== run 1 ==
## sha1_exec
module sha1_exec(clk, reset, start, data_in, load_in, cv, 
  use_prev_cv, busy, out_valid, cv_next);
make LEC_CHECK=0 ABC_AREA=1 CAP_MARGIN=30 CELL_PAD_IN_SITES_DETAIL_PLACEMENT=1 CELL_PAD_IN_SITES_GLOBAL_PLACEMENT=1 CORE_ASPECT_RATIO=1.34 CORE_MARGIN=9 CORE_UTILIZATION=60 CTS_CLUSTER_DIAMETER=221 CTS_CLUSTER_SIZE=94 GPL_ROUTABILITY_DRIVEN=1 GPL_TIMING_DRIVEN=0 HOLD_SLACK_MARGIN=0.01 MAX_ROUTING_LAYER=met4 MIN_ROUTING_LAYER=met2 PLACE_DENSITY_LB_ADDON=0.19 SETUP_SLACK_MARGIN=-0.16 SLEW_MARGIN=20 finish   # period 11.7 ns
run.sh (not shown) runs the stock make flow with config.mk's settings and CLKGATE_MAP_FILE=.
Run 1 is listed as incomplete: the tool reported an error in global placement and the run ended there.
Changes in run 2 relative to run 1:
- GPL_TIMING_DRIVEN: 0 -> unset
- CELL_PAD_IN_SITES_GLOBAL_PLACEMENT: 1 -> unset
- CORE_MARGIN: 9 -> 2
- GPL_ROUTABILITY_DRIVEN: 1 -> unset
- SETUP_SLACK_MARGIN: -0.16 -> unset
- MIN_ROUTING_LAYER: met2 -> unset
- CAP_MARGIN: 30 -> 20
- PLACE_DENSITY_LB_ADDON: 0.19 -> unset
- CTS_CLUSTER_DIAMETER: 221 -> 397
- CORE_ASPECT_RATIO: 1.34 -> unset
- CELL_PAD_IN_SITES_DETAIL_PLACEMENT: 1 -> unset
- CTS_CLUSTER_SIZE: 94 -> unset
- HOLD_SLACK_MARGIN: 0.01 -> unset
- MAX_ROUTING_LAYER: met4 -> unset
- the clock period (ns, I/O delays scaled along): 11.7 -> 3.87
## What came out
Taking run 1 over run 2, the die outline width ratio works out to 0.912. Taking run 1 over run 2, the overall die height ratio works out to 1.2. On run 2: core utilization before placement is 0.47 points lower than what run 1 gave. No crash in run 2: every stage finished, but the layout fails its final checks due to setup timing. Compared to run 1, run 2 was floorplanned on a smaller die.
--- input diff run 2..run 3 ---
- swapping 60 for 72 in CORE_UTILIZATION
- putting PLACE_DENSITY at 0.36 where nothing was set
- putting SETUP_SLACK_MARGIN at 0.48 where nothing was set
- putting TNS_END_PERCENT at 5 where nothing was set
- putting CTS_CLUSTER_SIZE at 10 where nothing was set
- swapping 20 for 0 in CAP_MARGIN
- putting HOLD_SLACK_MARGIN at 0.28 where nothing was set
[summary]
STATUS run=run 3 STAGES=ALL_DONE FINAL_CHECKS=FAILED CAUSE=setup timing. Between run 3 and run 2, met3 wirelength from detailed routing is lower for run 2, run 3 comes in above that. [compare] base=run 2 new=run 3: clock period minus final worst setup slack moved up, global-route usage moved up, post-CTS clock slew at the launch and capture registers of the worst setup and hold paths level. [compare] base=run 2 new=run 3: ratio of final minimum period to clock period rose 7.9 points, layout clock buffer count fell 26, maximum frequency fell 5.9%, number of buffer and inverter stages on the critical path fell 2.

========
The RTL this note starts from:
==> flow/design.v <==
module dffhr (d, r, clk, q);
  parameter WIDTH = 1;
  input 			r;
  input 			clk;
  input 	[WIDTH-1:0] 	d;
  output 	[WIDTH-1:0] 	q;
  reg 		[WIDTH-1:0] 	q;
  always @ (posedge clk) 
    if ( r ) 
      q <= {WIDTH{1'b0}};
    else
      q <= d;
endmodule  
module sha1_round (cv_in, w, round, cv_out);
   input [159:0] cv_in;
   input [31:0]  w;
   input [6:0]   round;
   output [159:0] cv_out;
   reg [31:0]     k;
   reg [31:0]     f;
   wire [31:0]    a_shift;
   wire [31:0]    b_shift;
   wire [31:0]    add_result;
   wire [31:0]    a = cv_in[159:128];
   wire [31:0]    b = cv_in[127:96];
   wire [31:0]    c = cv_in[95:64];
   wire [31:0]    d = cv_in[63:32];
   wire [31:0]    e = cv_in[31:0];
   always @(round)
     begin
        k = 32'd0;
        if ((round >= 7'd0) && (round <= 7'd19))
          k = 32'h5A827999;
        if ((round >= 7'd20) && (round <= 7'd39))
          k = 32'h6ED9EBA1;
        if ((round >= 7'd40) && (round <= 7'd59))
          k = 32'h8F1BBCDC;
        if ((round >= 7'd60) && (round <= 7'd79))
          k = 32'hCA62C1D6;
     end  
   always @(round or b or c or d)
     begin
        f = 32'd0;
        if ((round >= 7'd0) && (round <= 7'd19))
          f = ((b & c) | (~b & d));
        if ((round >= 7'd20) && (round <= 7'd39))
          f = (b ^ c ^ d);
        if ((round >= 7'd40) && (round <= 7'd59))
          f = ((b & c) | (b & d) | (c & d));
        if ((round >= 7'd60) && (round <= 7'd79))
          f = (b ^ c ^ d);
     end  
   assign a_shift = {a[26:0], a[31:27]};
   assign b_shift = {b[1:0], b[31:2]};
   assign add_result = (a_shift + ((f + k) + (e + w)));
   assign cv_out = {add_result, a, b_shift, c, d};
endmodule  
module sha1_exec(clk, reset, start, data_in, load_in, cv, 
  use_prev_cv, busy, out_valid, cv_next);
   input clk, reset;     
   input start;
   input [31:0] data_in;
   input load_in;
   input [159:0] cv;
   input use_prev_cv;
   output        busy;
   output        out_valid;
   output [159:0] cv_next;  
   reg            busy;         
   reg            out_valid;    
   reg [6:0]      rnd_cnt_d;    
   wire [6:0]     rnd_cnt_q;    
   wire [159:0]   rnd_d;        
   wire [159:0]   rnd_q;
   wire [159:0]   sha1_round_wire;   
   wire [159:0]   cv_d;         
   wire [159:0]   cv_q;         
   wire [159:0]   cv_next_d;    
   wire [159:0]   cv_next_q;
   parameter      IDLE = 2'b00;
   parameter      CALC = 2'b01;
   parameter      VALID_OUT = 2'b10;
   parameter      VALID_OUT2 = 2'b11;
   wire [1:0]     state; 
   reg [1:0]      next_state;
   wire [511:0]   w_d;
   wire [511:0]   w_q;
   wire [511:0]   w_temp;
   wire [31:0]    w;    
   wire [31:0]    w_gen_temp = w_temp[511:480] ^ w_temp[447:416] ^ 
                  w_temp[255:224] ^ w_temp[95:64];  
   wire [31:0]    w_gen = {w_gen_temp[30:0], w_gen_temp[31]};
   assign         w_d = ((load_in == 1'b1) ? w_temp :
                  ((rnd_cnt_q < 7'd15) ? w_temp : 
                  {w_gen, w_temp[479:0]}));
   assign w_temp = (state == CALC) ? {w_q[479:0], w_q[511:480]} : 
     ((load_in == 1'b1) ? {w_q[479:0], data_in} : w_q);
   assign w = w_q[511:480];
   sha1_round sha1_round(.cv_in(rnd_q), .w(w), .round(rnd_cnt_q),
                           .cv_out(sha1_round_wire));
   assign         rnd_d = ((state == CALC) ? sha1_round_wire : 
     (use_prev_cv == 1'b1) ? cv_next_q : cv);
   assign         cv_d = ((state == CALC) ? cv_q : 
     (use_prev_cv == 1'b1) ? cv_next_q : cv);
   assign         cv_next_d = (state == VALID_OUT) ? 
                                ({cv_q[159:128] + rnd_q[159:128],
                                  cv_q[127:96] + rnd_q[127:96],
                                  cv_q[95:64] + rnd_q[95:64],
                                  cv_q[63:32] + rnd_q[63:32],
                                  cv_q[31:0] + rnd_q[31:0]}) :
                                  (cv_next_q);
   assign         cv_next = cv_next_q;
   always @(state or start or rnd_cnt_q)
     begin
        out_valid = 1'b0;       
        busy = 1'b0;
        rnd_cnt_d = 7'b0000000;
        case (state)
          IDLE : begin
             out_valid = 1'b0;
             rnd_cnt_d = 7'b0000000;
             if (start) begin
                busy = 1'b1;
                next_state = CALC;
             end
             else begin
                busy = 1'b1;
                next_state = IDLE;
             end
          end  
          CALC : begin
             busy = 1'b1;
             out_valid = 1'b0;
             if (start) begin
                next_state = IDLE;
                rnd_cnt_d = 7'd0000000;
             end
             else if (rnd_cnt_q == 7'd79) begin
                next_state = VALID_OUT;
                rnd_cnt_d = 7'd0000000;
             end
             else begin
                next_state = CALC;
                rnd_cnt_d = rnd_cnt_q + 7'd0000001;
             end
          end  
          VALID_OUT : begin
             busy = 1'b1;
             out_valid = 1'b0;       
             if (start) begin
                next_state = IDLE;
                rnd_cnt_d = 7'd0000000;
             end else begin
                next_state = VALID_OUT2;
             end
          end     
          VALID_OUT2 : begin
             busy = 1'b0;
             out_valid = 1'b1;
             if (start) begin
                next_state = CALC;
             end
             else begin
                next_state = IDLE;
             end
          end
          default : begin
             next_state = IDLE;
          end
        endcase
     end          
   dffhr #(7) rnd_cnt_reg (.d(rnd_cnt_d), .q(rnd_cnt_q),
                           .clk(clk), .r(reset));
   dffhr #(2) state_reg (.d(next_state), .q(state), 
                         .clk(clk), .r(reset)); 
   dffhr #(512) w_reg (.d(w_d), .q(w_q), .clk(clk), .r(reset));
   dffhr #(160) cv_reg (.d(cv_d), .q(cv_q), .clk(clk), .r(reset));
   dffhr #(160) rnd_reg (.d(rnd_d), .q(rnd_q), .clk(clk), .r(reset));
   dffhr #(160) cv_next_reg (.d(cv_next_d), .q(cv_next_q),
                             .clk(clk), .r(reset));   
endmodule  
Settings: LEC_CHECK=0, ABC_AREA=1, CAP_MARGIN=0, CELL_PAD_IN_SITES_GLOBAL_PLACEMENT=0, CORE_ASPECT_RATIO=0.71, CORE_MARGIN=2, CORE_UTILIZATION=72, CTS_CLUSTER_SIZE=89, GPL_ROUTABILITY_DRIVEN=1, MAX_ROUTING_LAYER=met4, PLACE_DENSITY=0.64, SETUP_SLACK_MARGIN=-0.38, SLEW_MARGIN=20; clock period 3.88 ns.
The baseline completed and failed the layout checks on setup timing.
Rerun with:
ABC_AREA = not set   (was 1)
CAP_MARGIN = 30   (was 0)
CORE_ASPECT_RATIO = 1.34   (was 0.71)
CTS_CLUSTER_SIZE = 85   (was 89)
PLACE_DENSITY = not set   (was 0.64)
PLACE_DENSITY_LB_ADDON = 0.05   (was not set)
SETUP_SLACK_MARGIN = 1.41   (was -0.38)
clock period = 4.9 ns   (was 3.88 ns; I/O delays follow)
Effect: The new run completed, yet does not pass: setup timing; non-clock buffer count increases by 33; global-route usage decreases by 0.48 points; cell area decreases by 2.3%; setup slack gains 430 ps; clock power decreases by 24%; cell count decreases by 12%; combinational power decreases by 53%; sequential power decreases by 26%; synthesized area decreases by 2.7%; via count decreases by 9.0%.

========
RTL: the design.v shown in full above, as it stands there.
clock: 9.92 ns
lec_check: 0
abc_area: 0
cap_margin: 5
core_aspect_ratio: 1.67
core_margin: 4
core_utilization: 31
cts_cluster_diameter: 229
gpl_timing_driven: 0
hold_slack_margin: -0.09
max_routing_layer: met4
place_density: 0.94
slew_margin: 0
The starting point completed, yet does not pass: max-capacitance violations, max-slew violations.
Then changed:
Settings changed: ABC_AREA 0 to unset, CAP_MARGIN 5 to 30, CELL_PAD_IN_SITES_GLOBAL_PLACEMENT set to 1, CORE_ASPECT_RATIO 1.67 to 1.34, CORE_MARGIN 4 to 2, CORE_UTILIZATION 31 to 58, CTS_CLUSTER_DIAMETER 229 to unset, CTS_CLUSTER_SIZE set to 36, GPL_ROUTABILITY_DRIVEN set to 1, GPL_TIMING_DRIVEN 0 to unset, HOLD_SLACK_MARGIN -0.09 to unset, PLACE_DENSITY 0.94 to unset, SLEW_MARGIN 0 to 20.
Clock period 9.92 ns to 4.9 ns, I/O delays scaled along.
What happened: This time the run finished but fails on negative setup slack; clock skew shrinks by 0.024 ns; design area grows by 1.7%; sequential power grows by 100%; area after synthesis does not change; utilization grows by 34 points; count of clock-buffer cells in the layout grows by 26; via count shrinks by 7.0%; total power grows by 110%; global-route usage grows by 11 points; hold slack improved by 0.022 ns.
Then changed:
Settings changed: CAP_MARGIN 30 to 20, CELL_PAD_IN_SITES_GLOBAL_PLACEMENT 1 to unset, CORE_ASPECT_RATIO 1.34 to unset, CORE_UTILIZATION 58 to 40, CTS_CLUSTER_SIZE 36 to unset, GPL_ROUTABILITY_DRIVEN 1 to unset, MAX_ROUTING_LAYER met4 to unset.
Clock period 4.9 ns to 6.97 ns, I/O delays scaled along.
Outcome:
- Now the flow went through all stages and came out clean
- worst hold slack gets better by 0.0055 ns
- critical path depth falls by 1
- global-route usage goes down by 12 points
- count of clock-buffer cells in the layout grows by 15
Then changed:
Settings changed: CAP_MARGIN 20 to 5, CORE_UTILIZATION 40 to 72, MAX_ROUTING_LAYER set to met4, PLACE_DENSITY set to 0.66, SETUP_SLACK_MARGIN set to -0.36.
Clock period 6.97 ns to 4.65 ns, I/O delays scaled along.
What happened:
- The new run reached the layout checks and failed them: negative setup slack
- global-route usage grows by 28 points
- final area grows by 3.4%
- routed wire length grows by 18%
- die area shrinks by 44%
- combinational power grows by 97%
- setup slack is worse by 1.4 ns
- cell count shrinks by 5.1%

========
Setup of old:
RTL: the design.v shown in full above, as it stands there.
make LEC_CHECK=0 CAP_MARGIN=0 CELL_PAD_IN_SITES_GLOBAL_PLACEMENT=0 CORE_ASPECT_RATIO=0.71 CORE_MARGIN=2 CORE_UTILIZATION=72 CTS_CLUSTER_SIZE=36 GPL_ROUTABILITY_DRIVEN=1 MAX_ROUTING_LAYER=met4 PLACE_DENSITY=0.64 SETUP_SLACK_MARGIN=0.71 SLEW_MARGIN=20 finish   # period 4.11 ns
Completing all stages was not enough for old: its layout failed the final checks because of negative setup slack.
#### Input delta (new over old)
- CAP_MARGIN changed from 0 to 30
- PLACE_DENSITY removed (was 0.64)
- CORE_ASPECT_RATIO changed from 0.71 to 1.34
- SETUP_SLACK_MARGIN changed from 0.71 to -0.91
- PLACE_DENSITY_LB_ADDON newly set to 0.19
- CORE_UTILIZATION changed from 72 to 58
- the clock period (ns, I/O delays scaled along) changed from 4.11 to 15.9
## What came out
- old completed end to end; final checks failed (negative setup slack).
- new finished every stage and its layout cleared the timing, DRC and antenna checks.
- Delta (new minus old): area enclosed by the die boundary saw an increase; share of the final layout cell area in sequential cells saw an increase; arrival time of the worst setup path saw an increase; non-clock buffering overhead in the final layout saw a decrease; async set-or-reset flop fraction in the synthesized netlist saw little to no change.
- Where via count is concerned, old is outperformed by new.
- Looking at number of clock buffers in the layout, new sits about 5% higher than old does.

========
// sha1_exec: RTL as listed in full above, without the edits since
==> flow/config.mk <==
export PLATFORM = sky130hd
export DESIGN_NAME = sha1_exec
export DESIGN_NICKNAME = sha1_exec
export VERILOG_FILES = /design/flow/design.v
export SDC_FILE = /design/flow/constraint.sdc
export NUM_CORES = 4
export LEC_CHECK = 0
export CAP_MARGIN = 30
export CELL_PAD_IN_SITES_GLOBAL_PLACEMENT = 0
export CORE_ASPECT_RATIO = 1.34
export CORE_MARGIN = 2
export CORE_UTILIZATION = 65
export CTS_CLUSTER_SIZE = 36
export GPL_ROUTABILITY_DRIVEN = 1
export MAX_ROUTING_LAYER = met4
export PLACE_DENSITY = 0.65
export SETUP_SLACK_MARGIN = -0.91
export SLEW_MARGIN = 20
export TNS_END_PERCENT = 5
==> flow/constraint.sdc <==
create_clock -name core_clock -period 15.9 [get_ports {clk}]
set_input_delay 3.1800 -clock core_clock [delete_from_list [all_inputs] [get_ports {clk}]]
set_output_delay 3.1800 -clock core_clock [all_outputs]
set_load 0.01 [all_outputs]
Rerun with:
CORE_UTILIZATION = 69   (was 65)
PLACE_DENSITY = unset   (was 0.65)
SETUP_SLACK_MARGIN = -0.38   (was -0.91)
TNS_END_PERCENT = unset   (was 5)
clock period = 4.74 ns   (was 15.9 ns; I/O delays follow)
The changed run finished but failed the layout checks on setup timing.
Sequential share of layout area is lower by 1.6 points.
Cell area is higher by a few percent.
Wire length is higher by about a fifth.

========
oak:
Starts from the design.v that is shown in full above.
clock: 4.65 ns
lec_check: 0
cap_margin: 5
core_aspect_ratio: 0.86
core_margin: 2
core_utilization: 72
cts_cluster_size: 89
max_routing_layer: met4
place_density: 0.66
setup_slack_margin: -0.36
slew_margin: 20
Final checks on oak, whose flow otherwise completed, came back failing, citing setup timing.
What pine does differently from oak at the input level:
==> flow/config.mk <==
export PLATFORM = sky130hd
export DESIGN_NAME = sha1_exec
export DESIGN_NICKNAME = sha1_exec
export VERILOG_FILES = /design/flow/design.v
export SDC_FILE = /design/flow/constraint.sdc
export NUM_CORES = 4
export LEC_CHECK = 0
export ABC_AREA = 1
export CAP_MARGIN = 20
export CORE_MARGIN = 2
export CORE_UTILIZATION = 72
export CTS_CLUSTER_DIAMETER = 397
export CTS_CLUSTER_SIZE = 10
export HOLD_SLACK_MARGIN = 0.28
export SETUP_SLACK_MARGIN = 0.48
export SLEW_MARGIN = 20
export TNS_END_PERCENT = 5
==> flow/constraint.sdc <==
create_clock -name core_clock -period 3.87 [get_ports {clk}]
set_input_delay 0.7740 -clock core_clock [delete_from_list [all_inputs] [get_ports {clk}]]
set_output_delay 0.7740 -clock core_clock [all_outputs]
set_load 0.01 [all_outputs]
--- outcome ---
- Finished, but not clean: oak, with setup timing.
- Final checks on pine, whose flow otherwise completed, came back failing, citing setup timing.
- Sequential share of layout area in pine vs oak: down 0.39 points
- Comparing pine and oak, the higher data arrival time of the worst path was measured on oak.
- Looking at total length of routed met2 wires, pine sits 2.8 mm above oak.
Modified inputs, birch compared to pine
==> flow/config.mk <==
export PLATFORM = sky130hd
export DESIGN_NAME = sha1_exec
export DESIGN_NICKNAME = sha1_exec
export VERILOG_FILES = /design/flow/design.v
export SDC_FILE = /design/flow/constraint.sdc
export NUM_CORES = 4
export LEC_CHECK = 0
export ABC_AREA = 1
export CAP_MARGIN = 20
export CORE_ASPECT_RATIO = 1.67
export CORE_MARGIN = 4
export CORE_UTILIZATION = 31
export GPL_TIMING_DRIVEN = 1
export PLACE_DENSITY = 0.44
export SLEW_MARGIN = 20
==> flow/constraint.sdc <==
create_clock -name core_clock -period 8.0 [get_ports {clk}]
set_input_delay 1.6000 -clock core_clock [delete_from_list [all_inputs] [get_ports {clk}]]
set_output_delay 1.6000 -clock core_clock [all_outputs]
set_load 0.01 [all_outputs]
## What came out
[birch vs pine] chip footprint: higher in birch
Comparing pine and birch, met3 layer wire length in the routed design is lower on birch.
birch ends up with a utilization that is 50 points lower than in pine.
birch reached the final stage; the timing, DRC and antenna checks on its layout passed.
Delta (birch minus pine): number of antenna violations at the first check in global routing has decreased; cell depth of the worst hold path has remained practically unchanged.
Diff pine -> birch: number of signal-net inverters in the final layout ~0 delta, non-clock buffer total of the final layout -about 40%, well-tap cell count +1,206, signed area change from the synthesized netlist to the final layout -1.9 points, count of clock-buffer cells in the layout +33.
NOTE first-pass GRT wire length pine->birch increased by more than 10%
> inputs changed (birch -> maple)
-- flow/config.mk --
<<< birch, line 9
export CAP_MARGIN = 20
export CORE_ASPECT_RATIO = 1.67
export CORE_MARGIN = 4
export CORE_UTILIZATION = 31
export GPL_TIMING_DRIVEN = 1
export PLACE_DENSITY = 0.44
export SLEW_MARGIN = 20
>>> maple, line 9
export CAP_MARGIN = 20
export CORE_ASPECT_RATIO = 0.91
export CORE_MARGIN = 2
export CORE_UTILIZATION = 72
export CTS_CLUSTER_DIAMETER = 396
export CTS_CLUSTER_SIZE = 10
export HOLD_SLACK_MARGIN = 0.29
export PLACE_DENSITY = 0.37
export SLEW_MARGIN = 20
export TNS_END_PERCENT = 5
==> flow/constraint.sdc <==
create_clock -name core_clock -period 3.88 [get_ports {clk}]
set_input_delay 0.7760 -clock core_clock [delete_from_list [all_inputs] [get_ports {clk}]]
set_output_delay 0.7760 -clock core_clock [all_outputs]
set_load 0.01 [all_outputs]
Findings:
maple ended up with fewer standard cells than birch. Wire length after detailed routing on maple is down relative to birch. [maple] clock power share fell 5.6 points relative to birch. Nothing crashed in maple and all stages finished; the problem is that the final layout failed, the offending checks being setup timing.
Power is estimated from default activity; no workload was simulated.
